// minimax
module minimax(
   opt, move,
   grid, column_counts, player, sw, clk
);
clock: 6.0 ns
lec_check: 0
cap_margin: 20
core_margin: 2
core_utilization: 58
hold_slack_margin: -0.1
max_routing_layer: met4
setup_slack_margin: 1.38
slew_margin: 20
tns_end_percent: 5
run.sh (not shown) runs the stock make flow with config.mk's settings and CLKGATE_MAP_FILE=.
The first run never finished: it broke off in 5_1_grt on ODB-0269.
Rerun with:
- CORE_UTILIZATION: 58 -> 65
- CTS_CLUSTER_DIAMETER: unset -> 238
- HOLD_SLACK_MARGIN: -0.1 -> unset
- SETUP_SLACK_MARGIN: 1.38 -> -0.59
- clock period: 6.0 -> 10.4 ns (I/O delays scaled with it)
After rerunning: With this change the flow finished but fails on negative setup slack; area after synthesis stays the same; die size went down by about 10%; synthesized cell count is unchanged.

========
minimax again, from the RTL that the note above started with.
clock: 6.48 ns
lec_check: 0
cap_margin: 20
core_margin: 4
core_utilization: 65
cts_cluster_diameter: 393
gpl_timing_driven: 1
place_density_lb_addon: 0.21
slew_margin: 20
tns_end_percent: 90
The first run failed in clock tree synthesis (4_1_cts).
Next try:
==> flow/config.mk (replaced) <==
export PLATFORM = sky130hd
export DESIGN_NAME = minimax
export DESIGN_NICKNAME = minimax
export VERILOG_FILES = /design/flow/design.v
export SDC_FILE = /design/flow/constraint.sdc
export NUM_CORES = 4
export LEC_CHECK = 0
export CAP_MARGIN = 20
export CORE_MARGIN = 2
export CORE_UTILIZATION = 59
export SETUP_SLACK_MARGIN = 2.53
export SLEW_MARGIN = 20
==> flow/constraint.sdc (replaced) <==
create_clock -name core_clock -period 8.62 [get_ports {clk}]
set_input_delay 1.7240 -clock core_clock [delete_from_list [all_inputs] [get_ports {clk}]]
set_output_delay 1.7240 -clock core_clock [all_outputs]
set_load 0.01 [all_outputs]
What happened: With this change the flow died in global routing (5_1_grt), error GRT-0232; synthesized cell count is unchanged; synthesized area is unchanged; die area rose by 6.0%.
Next try:
--- a/flow/config.mk
+++ b/flow/config.mk
@@ -8,5 +8,5 @@
 export CAP_MARGIN = 20
 export CORE_MARGIN = 2
-export CORE_UTILIZATION = 59
-export SETUP_SLACK_MARGIN = 2.53
+export CORE_UTILIZATION = 58
+export SETUP_SLACK_MARGIN = -0.75
 export SLEW_MARGIN = 20
==> flow/constraint.sdc (replaced) <==
create_clock -name core_clock -period 8.63 [get_ports {clk}]
set_input_delay 1.7260 -clock core_clock [delete_from_list [all_inputs] [get_ports {clk}]]
set_output_delay 1.7260 -clock core_clock [all_outputs]
set_load 0.01 [all_outputs]
After rerunning:
- The new run produced a layout that fails on capacitance limit, slew limit, setup timing
- die size is higher by 1.7%
- synthesized cell count is unchanged
- synthesized area is unchanged
Next try:
--- a/flow/config.mk
+++ b/flow/config.mk
@@ -8,5 +8,5 @@
 export CAP_MARGIN = 20
 export CORE_MARGIN = 2
-export CORE_UTILIZATION = 58
-export SETUP_SLACK_MARGIN = -0.75
+export CORE_UTILIZATION = 72
+export CTS_CLUSTER_DIAMETER = 394
 export SLEW_MARGIN = 20
==> flow/constraint.sdc (replaced) <==
create_clock -name core_clock -period 7.79 [get_ports {clk}]
set_input_delay 1.5580 -clock core_clock [delete_from_list [all_inputs] [get_ports {clk}]]
set_output_delay 1.5580 -clock core_clock [all_outputs]
set_load 0.01 [all_outputs]
Outcome:
- The new run did not get past clock tree synthesis (4_1_cts) on DPL-0038
- synthesized cell count does not change
- die size falls by 19%
- synthesized area stays the same

========
## job 8174
Starting RTL as in the previous note.
clock: 8.08 ns
lec_check: 0
abc_area: 1
cap_margin: 20
cell_pad_in_sites_detail_placement: 0
core_aspect_ratio: 1.25
core_margin: 3
core_utilization: 49
cts_cluster_diameter: 295
hold_slack_margin: -0.03
min_routing_layer: met2
place_density_lb_addon: 0.13
slew_margin: 40
Job 8174: aborted in 5_1_grt (tool error)
#### Input delta (job 3886 over job 8174)
Settings: a deleted ABC_AREA that had been 1; a change of SLEW_MARGIN from 40 to 20; a deleted CORE_ASPECT_RATIO that had been 1.25; a deleted HOLD_SLACK_MARGIN that had been -0.03; a change of CORE_UTILIZATION from 49 to 40; a deleted CELL_PAD_IN_SITES_DETAIL_PLACEMENT that had been 0; a deleted CTS_CLUSTER_DIAMETER that had been 295; a deleted MIN_ROUTING_LAYER that had been met2; a deleted PLACE_DENSITY_LB_ADDON that had been 0.13; a change of CORE_MARGIN from 3 to 2; a change of the clock period (ns, I/O delays scaled along) from 8.08 to 14.1.
[summary]
Against job 8174, job 3886 comes in 55 um higher on die width. Comparing chip area from the yosys synthesis statistics for job 3886 and job 8174, the bigger number came from job 3886. Between job 3886 and job 8174, the die height is higher for job 3886. Job 8174 failed in 5_1_grt with GRT-0232. Job 3886 did not stop at any stage, and its layout met the timing, design-rule and antenna checks. Cmp job 3886 vs job 8174: number of buffers added by the clock tree synthesis step lower in job 3886. The post-synthesis cell area of job 3886 is higher than that of job 8174. Diff job 3886 and job 8174: area of placed instances higher in job 8174. Taking job 8174 as the reference, in job 3886 fraction of the mapped netlist area in compound gates saw an increase; count of instantiated cells in the yosys netlist moved down; placed wire-length estimate shows a reduction of 9900 um.
